Setup of try-delta:
Design median, start of the top module:
module median
#(
    parameter MEM_DATA_WIDTH = 32,
    parameter LUT_ADDR_WIDTH = 10,  
    parameter MEM_ADDR_WIDTH = 10,  
    parameter PIXEL_DATA_WIDTH = 8,
    parameter IMG_WIDTH  = 320,
    parameter IMG_HEIGHT = 320
)(
    input clk,  
    input rst_n,  
    input [31:0] word0,
    input [31:0] word1,
    input [31:0] word2,
    output [PIXEL_DATA_WIDTH-1:0] pixel1,
    output [PIXEL_DATA_WIDTH-1:0] pixel2,
    output [PIXEL_DATA_WIDTH-1:0] pixel3,
    output [PIXEL_DATA_WIDTH-1:0] pixel4,
    output [LUT_ADDR_WIDTH-1:0] raddr_a,
    output [LUT_ADDR_WIDTH-1:0] raddr_b,
    output [LUT_ADDR_WIDTH-1:0] raddr_c,
    output [MEM_ADDR_WIDTH-1:0] waddr
);
==> flow/config.mk <==
export PLATFORM = sky130hd
export DESIGN_NAME = median
export DESIGN_NICKNAME = median
export VERILOG_FILES = /design/flow/design.v
export SDC_FILE = /design/flow/constraint.sdc
export NUM_CORES = 4
export LEC_CHECK = 0
export CAP_MARGIN = 5
export CORE_MARGIN = 2
export CORE_UTILIZATION = 68
export CTS_CLUSTER_DIAMETER = 48
export CTS_CLUSTER_SIZE = 40
export SETUP_SLACK_MARGIN = -0.48
export SLEW_MARGIN = 20
==> flow/constraint.sdc <==
create_clock -name core_clock -period 15.1 [get_ports {clk}]
set_input_delay 3.0200 -clock core_clock [delete_from_list [all_inputs] [get_ports {clk}]]
set_output_delay 3.0200 -clock core_clock [all_outputs]
set_load 0.01 [all_outputs]
run.sh (not shown) runs the stock make flow with config.mk's settings and CLKGATE_MAP_FILE=.
try-delta is listed as incomplete: the tool reported an error in detailed placement and the run ended there.
The inputs of try-amber differ from those of try-delta as listed below.
Settings: a change of CAP_MARGIN from 5 to 20; a deleted SETUP_SLACK_MARGIN that had been -0.48; a deleted CTS_CLUSTER_DIAMETER that had been 48; a change of CORE_UTILIZATION from 68 to 58; a deleted CTS_CLUSTER_SIZE that had been 40; a change of the clock period (ns, I/O delays scaled along) from 15.1 to 16.2.
--- outcome ---
Status(try-amber) = ERROR, stage = global routing. Comparing try-delta against try-amber, there is no change at all in cell count in the Yosys report. From try-amber to try-delta, share of cell area taken by muxes after synthesis did not move at all. Going from try-delta to try-amber, post-synthesis async set-or-reset flop share held; synthesis area per yosys held; row count went up 9.0%; final weighted congestion in routability-driven placement went up about 1.1%. Post-synthesis register bit count came out exactly the same in try-amber and try-delta. Sort try-amber and try-delta by width of the die desc -> top: try-amber. try-amber vs try-delta — initial standard-cell utilization of the core dropped 11 points. Per the comparison of try-amber with try-delta, die size now sits higher; number of nets in the synthesized netlist now sits at about the same level.
For try-raven, these inputs were changed with respect to try-amber:
Settings: CORE_UTILIZATION: 58 -> 71; ABC_AREA: unset -> 1; MAX_ROUTING_LAYER: unset -> met4; the clock period (ns, I/O delays scaled along): 16.2 -> 21.6.
Results
Status for try-amber and try-raven: clean finish in try-raven only. Post-synthesis cell count (try-amber / try-raven): 0.869. Comparing try-amber and try-raven, the higher number of library cell types mapped by synthesis was measured on try-amber. Compare try-amber and try-raven | chip area in the Yosys report lower: try-raven. The post-placement cell count of try-raven falls short of that of try-amber by 502. Per the comparison of try-raven with try-amber, routability-driven placement congestion ratio went down by 10%; area of the die saw a decrease; portion of the post-synthesis area used by sequential elements climbed 0.64 points; placement-stage worst setup slack climbed 5.76 ns.
> inputs changed (try-raven -> try-lagoon)
Settings: CTS_CLUSTER_SIZE: unset -> 95; MAX_ROUTING_LAYER: met4 -> unset; CTS_CLUSTER_DIAMETER: unset -> 347; CORE_UTILIZATION: 71 -> 59; the clock period (ns, I/O delays scaled along): 21.6 -> 16.3.
Results
- try-lagoon finished every stage; the final checks, however, were not passed, the failures being setup timing.
- From try-raven to try-lagoon the numbers moved as follows: count of filler cells inserted in the layout rose 345.

median again, from the RTL that the note above started with.
export LEC_CHECK = 0
export ABC_AREA = 1
export CAP_MARGIN = 20
export CORE_ASPECT_RATIO = 0.5
export CORE_MARGIN = 2
export CORE_UTILIZATION = 41
export CTS_CLUSTER_DIAMETER = 251
export CTS_CLUSTER_SIZE = 98
export GPL_ROUTABILITY_DRIVEN = 0
export PLACE_DENSITY_LB_ADDON = 0.1
export SETUP_SLACK_MARGIN = -1.39
export SLEW_MARGIN = 20
create_clock -name core_clock -period 30.0 [get_ports {clk}]
Change:
==> flow/config.mk (replaced) <==
export PLATFORM = sky130hd
export DESIGN_NAME = median
export DESIGN_NICKNAME = median
export VERILOG_FILES = /design/flow/design.v
export SDC_FILE = /design/flow/constraint.sdc
export NUM_CORES = 4
export LEC_CHECK = 0
export ABC_AREA = 1
export CAP_MARGIN = 20
export CORE_ASPECT_RATIO = 0.71
export CORE_MARGIN = 2
export CORE_UTILIZATION = 22
export CTS_CLUSTER_DIAMETER = 184
export CTS_CLUSTER_SIZE = 100
export SLEW_MARGIN = 20
Effect: Worst setup slack gains 120 ps. Sequential share of layout area is lower by 0.37 points. Flip-flop count stays the same. Final cell count is higher by 14%. Non-clock buffer count is lower by 2. Wire length is higher by 8.8%. Global-route usage is lower by 11 points. Clock skew stays flat.
Change:
==> flow/config.mk (replaced) <==
export PLATFORM = sky130hd
export DESIGN_NAME = median
export DESIGN_NICKNAME = median
export VERILOG_FILES = /design/flow/design.v
export SDC_FILE = /design/flow/constraint.sdc
export NUM_CORES = 4
export LEC_CHECK = 0
export ABC_AREA = 1
export CAP_MARGIN = 35
export CELL_PAD_IN_SITES_DETAIL_PLACEMENT = 2
export CORE_MARGIN = 2
export CORE_UTILIZATION = 40
export CTS_CLUSTER_DIAMETER = 274
export GPL_ROUTABILITY_DRIVEN = 1
export GPL_TIMING_DRIVEN = 0
export HOLD_SLACK_MARGIN = 0.23
export SETUP_SLACK_MARGIN = 5.0
export SLEW_MARGIN = 20
export TNS_END_PERCENT = 80
After rerunning: Now the flow failed in clock tree synthesis with DPL-0033; die size shrinks by about 45%; synthesized cell count does not change; area after synthesis does not change.
Change:
--- a/flow/config.mk
+++ b/flow/config.mk
@@ -8,5 +8,7 @@
 export ABC_AREA = 1
 export CAP_MARGIN = 35
-export CELL_PAD_IN_SITES_DETAIL_PLACEMENT = 2
+export CELL_PAD_IN_SITES_DETAIL_PLACEMENT = 1
+export CELL_PAD_IN_SITES_GLOBAL_PLACEMENT = 3
+export CORE_ASPECT_RATIO = 0.59
 export CORE_MARGIN = 2
 export CORE_UTILIZATION = 40
=> The changed run failed in global placement. Die area is about the same. Synthesized cell count does not change. Area after synthesis is unchanged.
Change:
==> flow/config.mk (replaced) <==
export PLATFORM = sky130hd
export DESIGN_NAME = median
export DESIGN_NICKNAME = median
export VERILOG_FILES = /design/flow/design.v
export SDC_FILE = /design/flow/constraint.sdc
export NUM_CORES = 4
export LEC_CHECK = 0
export ABC_AREA = 1
export CAP_MARGIN = 20
export CORE_ASPECT_RATIO = 0.5
export CORE_MARGIN = 2
export CORE_UTILIZATION = 44
export CTS_CLUSTER_DIAMETER = 184
export CTS_CLUSTER_SIZE = 100
export SLEW_MARGIN = 20
export TNS_END_PERCENT = 5
Outcome: This time the run completed with no timing, DRC or antenna violations; synthesized cell count stays the same; area after synthesis does not change; die size is lower by about 9%.
Change:
==> flow/config.mk (replaced) <==
export PLATFORM = sky130hd
export DESIGN_NAME = median
export DESIGN_NICKNAME = median
export VERILOG_FILES = /design/flow/design.v
export SDC_FILE = /design/flow/constraint.sdc
export NUM_CORES = 4
export LEC_CHECK = 0
export CAP_MARGIN = 35
export CORE_MARGIN = 2
export CORE_UTILIZATION = 40
export CTS_CLUSTER_DIAMETER = 44
export SETUP_SLACK_MARGIN = 5.0
export SLEW_MARGIN = 20
Worst setup slack improved by 190 ps.
Clock skew is lower by 4.2 ps.
Cell area goes up by 15%.

median again, from the RTL that the note above started with.
export LEC_CHECK = 0
export CAP_MARGIN = 5
export CORE_MARGIN = 2
export CORE_UTILIZATION = 70
export CTS_CLUSTER_DIAMETER = 48
export CTS_CLUSTER_SIZE = 40
export PLACE_DENSITY = 0.64
export SETUP_SLACK_MARGIN = 3.96
export SLEW_MARGIN = 20
create_clock -name core_clock -period 17.4 [get_ports {clk}]
The first run aborted during clock tree synthesis.
Next try:
CAP_MARGIN = 20   (was 5)
CORE_UTILIZATION = 68   (was 70)
CTS_CLUSTER_DIAMETER = 47   (was 48)
CTS_CLUSTER_SIZE = 42   (was 40)
PLACE_DENSITY = not set   (was 0.64)
SETUP_SLACK_MARGIN = not set   (was 3.96)
clock period = 16.2 ns   (was 17.4 ns; I/O delays follow)
Outcome:
- The new run did not get past clock tree synthesis with DPL-0038
- die size increases by about 3%
- synthesized cell count does not change
- area after synthesis stays the same
Next try:
CORE_UTILIZATION = 40   (was 68)
CTS_CLUSTER_DIAMETER = not set   (was 47)
CTS_CLUSTER_SIZE = not set   (was 42)
clock period = 30.0 ns   (was 16.2 ns; I/O delays follow)
What happened: The changed run completed with no timing, DRC or antenna violations. Synthesized area does not change. Die size increases by 68%. Synthesized cell count does not change.
Next try:
ABC_AREA = 1   (was not set)
CORE_ASPECT_RATIO = 0.5   (was not set)
CORE_UTILIZATION = 69   (was 40)
CTS_CLUSTER_DIAMETER = 184   (was not set)
CTS_CLUSTER_SIZE = 100   (was not set)
SETUP_SLACK_MARGIN = -1.42   (was not set)
Hold slack improves by 16 ps.
Wire length drops by about a fifth.
Global-route usage climbs by 13 points.
Design area drops by a little under a tenth.
Cell count climbs by a few percent.
Area after synthesis drops by a few percent.
Die area drops by well over a third.
Next try:
CAP_MARGIN = 35   (was 20)
CELL_PAD_IN_SITES_DETAIL_PLACEMENT = 2   (was not set)
CORE_ASPECT_RATIO = not set   (was 0.5)
CORE_UTILIZATION = 40   (was 69)
CTS_CLUSTER_DIAMETER = 44   (was 184)
CTS_CLUSTER_SIZE = not set   (was 100)
GPL_ROUTABILITY_DRIVEN = 0   (was not set)
HOLD_SLACK_MARGIN = 0.23   (was not set)
SETUP_SLACK_MARGIN = 5.0   (was -1.42)
TNS_END_PERCENT = 80   (was not set)
After rerunning:
- With this change the flow aborted during clock tree synthesis on DPL-0033
- die size came out higher by 70%
- area after synthesis does not change
- synthesized cell count does not change

build 78:
median again, from the RTL that the note above started with.
// median
module median
#(
    parameter MEM_DATA_WIDTH = 32,
    parameter LUT_ADDR_WIDTH = 10,  
    parameter MEM_ADDR_WIDTH = 10,  
    parameter PIXEL_DATA_WIDTH = 8,
    parameter IMG_WIDTH  = 320,
    parameter IMG_HEIGHT = 320
)(
    input clk,  
    input rst_n,  
    input [31:0] word0,
    input [31:0] word1,
    input [31:0] word2,
    output [PIXEL_DATA_WIDTH-1:0] pixel1,
    output [PIXEL_DATA_WIDTH-1:0] pixel2,
    output [PIXEL_DATA_WIDTH-1:0] pixel3,
    output [PIXEL_DATA_WIDTH-1:0] pixel4,
    output [LUT_ADDR_WIDTH-1:0] raddr_a,
    output [LUT_ADDR_WIDTH-1:0] raddr_b,
    output [LUT_ADDR_WIDTH-1:0] raddr_c,
    output [MEM_ADDR_WIDTH-1:0] waddr
);
make LEC_CHECK=0 ABC_AREA=1 CAP_MARGIN=20 CORE_ASPECT_RATIO=1.76 CORE_MARGIN=2 CORE_UTILIZATION=46 CTS_CLUSTER_DIAMETER=184 CTS_CLUSTER_SIZE=100 SLEW_MARGIN=20 finish   # period 30.0 ns
diff inputs: build 78 => build 75
==> flow/config.mk <==
export PLATFORM = sky130hd
export DESIGN_NAME = median
export DESIGN_NICKNAME = median
export VERILOG_FILES = /design/flow/design.v
export SDC_FILE = /design/flow/constraint.sdc
export NUM_CORES = 4
export LEC_CHECK = 0
export ABC_AREA = 1
export CAP_MARGIN = 15
export CELL_PAD_IN_SITES_GLOBAL_PLACEMENT = 1
export CORE_MARGIN = 2
export CORE_UTILIZATION = 40
export CTS_CLUSTER_DIAMETER = 181
export MAX_ROUTING_LAYER = met4
export MIN_ROUTING_LAYER = met1
export SETUP_SLACK_MARGIN = 5.0
export SLEW_MARGIN = 20
[summary]
[compare] base=build 78 new=build 75: post-layout period usage of the worst path now smaller; layout-stage area growth over the synthesis result now larger; final area now larger; clock-cell share of area comparable.
Build 75 reports a lower core utilization at floorplan than build 78 does.
Of build 75 and build 78, it is build 75 that has the lower routed wire length.
Input-level comparison between build 91 and build 75:
==> flow/config.mk <==
export PLATFORM = sky130hd
export DESIGN_NAME = median
export DESIGN_NICKNAME = median
export VERILOG_FILES = /design/flow/design.v
export SDC_FILE = /design/flow/constraint.sdc
export NUM_CORES = 4
export LEC_CHECK = 0
export ABC_AREA = 1
export CAP_MARGIN = 20
export CORE_MARGIN = 2
export CORE_UTILIZATION = 41
export CTS_CLUSTER_DIAMETER = 251
export CTS_CLUSTER_SIZE = 14
export GPL_ROUTABILITY_DRIVEN = 0
export PLACE_DENSITY_LB_ADDON = 0.1
export SETUP_SLACK_MARGIN = -1.39
export SLEW_MARGIN = 20
## What came out
- Changes observed in build 91 relative to build 75: number of nets in the layout fell 45; total vias in the final route fell 4.7%.
- Build 91 ends up with a normalized max-slew margin that is 3.7 points lower than in build 75.
- Compared to build 75, build 91 has utilization 0.56 points lower.
Input changes introduced in build 77 (baseline for comparison: build 91):
==> flow/config.mk <==
export PLATFORM = sky130hd
export DESIGN_NAME = median
export DESIGN_NICKNAME = median
export VERILOG_FILES = /design/flow/design.v
export SDC_FILE = /design/flow/constraint.sdc
export NUM_CORES = 4
export LEC_CHECK = 0
export ABC_AREA = 1
export CAP_MARGIN = 20
export CORE_ASPECT_RATIO = 1.76
export CORE_MARGIN = 2
export CORE_UTILIZATION = 22
export CTS_CLUSTER_DIAMETER = 184
export CTS_CLUSTER_SIZE = 100
export PLACE_DENSITY = 0.82
export SLEW_MARGIN = 0
Findings:
Summary of the comparison: global-route wire length before repair is higher in build 77, relative to build 91.
Number of cell instances on the worst register-to-register path, build 77 vs build 91: down by a few percent
Number of logic stages on the critical path including buffering for build 77: about 1.2% down relative to build 91
Relative to build 91, the row count measured on build 77 has increased by more than half.
| number of ordinary and repair buffers in the finished layout | build 77 vs build 91 | 6 lower |
The following lists how build 97 was set up differently from build 77:
diff --git a/flow/config.mk b/flow/config.mk
--- a/flow/config.mk
+++ b/flow/config.mk
@@ -8,9 +8,9 @@
 export ABC_AREA = 1
 export CAP_MARGIN = 20
-export CORE_ASPECT_RATIO = 1.76
+export CORE_ASPECT_RATIO = 0.5
 export CORE_MARGIN = 2
 export CORE_UTILIZATION = 22
 export CTS_CLUSTER_DIAMETER = 184
 export CTS_CLUSTER_SIZE = 100
-export PLACE_DENSITY = 0.82
-export SLEW_MARGIN = 0
+export SETUP_SLACK_MARGIN = -0.85
+export SLEW_MARGIN = 20
Going from build 77 to build 97, pin slew with the least headroom to its limit shrinks by 0.099 ns. In build 97 relative to build 77, met3 wirelength from detailed routing had gone up by more than 10%. Going from build 77 to build 97, worst hold slack after final layout shows an increase of 0.011 ns; area growth from synthesis to layout shows an increase of 0.91 points.

P:
median again, from the RTL that the note above started with.
## median
module median
#(
    parameter MEM_DATA_WIDTH = 32,
    parameter LUT_ADDR_WIDTH = 10,  
    parameter MEM_ADDR_WIDTH = 10,  
    parameter PIXEL_DATA_WIDTH = 8,
    parameter IMG_WIDTH  = 320,
    parameter IMG_HEIGHT = 320
)(
    input clk,  
    input rst_n,  
    input [31:0] word0,
    input [31:0] word1,
    input [31:0] word2,
    output [PIXEL_DATA_WIDTH-1:0] pixel1,
    output [PIXEL_DATA_WIDTH-1:0] pixel2,
    output [PIXEL_DATA_WIDTH-1:0] pixel3,
    output [PIXEL_DATA_WIDTH-1:0] pixel4,
    output [LUT_ADDR_WIDTH-1:0] raddr_a,
    output [LUT_ADDR_WIDTH-1:0] raddr_b,
    output [LUT_ADDR_WIDTH-1:0] raddr_c,
    output [MEM_ADDR_WIDTH-1:0] waddr
);
Settings: LEC_CHECK=0, CAP_MARGIN=20, CORE_MARGIN=2, CORE_UTILIZATION=72, CTS_CLUSTER_DIAMETER=95, CTS_CLUSTER_SIZE=14, PLACE_DENSITY=0.66, SETUP_SLACK_MARGIN=-0.33, SLEW_MARGIN=20; clock period 23.7 ns.
P failed in 5_1_grt with GRT-0232.
What Q does differently from P at the input level:
Settings: clearing CTS_CLUSTER_DIAMETER, which used to be 95; clearing PLACE_DENSITY, which used to be 0.66; clearing CTS_CLUSTER_SIZE, which used to be 14; swapping 72 for 64 in CORE_UTILIZATION; clearing SETUP_SLACK_MARGIN, which used to be -0.33; swapping 23.7 for 14.2 in the clock period (ns, I/O delays scaled along).
==> comparison <==
The floorplan row count reported for Q is greater than that of P by 6.2%.
Re arithmetic-cell share of the synthesized area counting full adders, half adders and majority gates: no difference whatsoever between P and Q.
What ended Q was a tool error in 4_1_cts; the run never finished.
Compared P against Q; synthesized cell count within noise.
Inputs modified between Q and R:
Settings: CORE_UTILIZATION: 64 -> 69; CELL_PAD_IN_SITES_GLOBAL_PLACEMENT: unset -> 2; TNS_END_PERCENT: unset -> 70; the clock period (ns, I/O delays scaled along): 14.2 -> 35.4.
--- outcome ---
R did not finish: a tool error stopped it during 3_1_place_gp_skip_io.
As far as synthesized net count goes, R and Q are indistinguishable; the numbers are identical.
Between R and Q, the difference in area after synthesis is negligible.
From Q to R, sequential share of the synthesized area did not move at all.
R vs. Q: initial core utilization went up 4.5 points; area fraction in mux cells held.
R ends up with lower chip area than Q does.
Diff Q -> R | vertical extent of the die | down by a few percent
Cmp R vs Q: total core area lower in R
Re width of the chip: R and Q aren't equal, and the higher value belongs to Q.
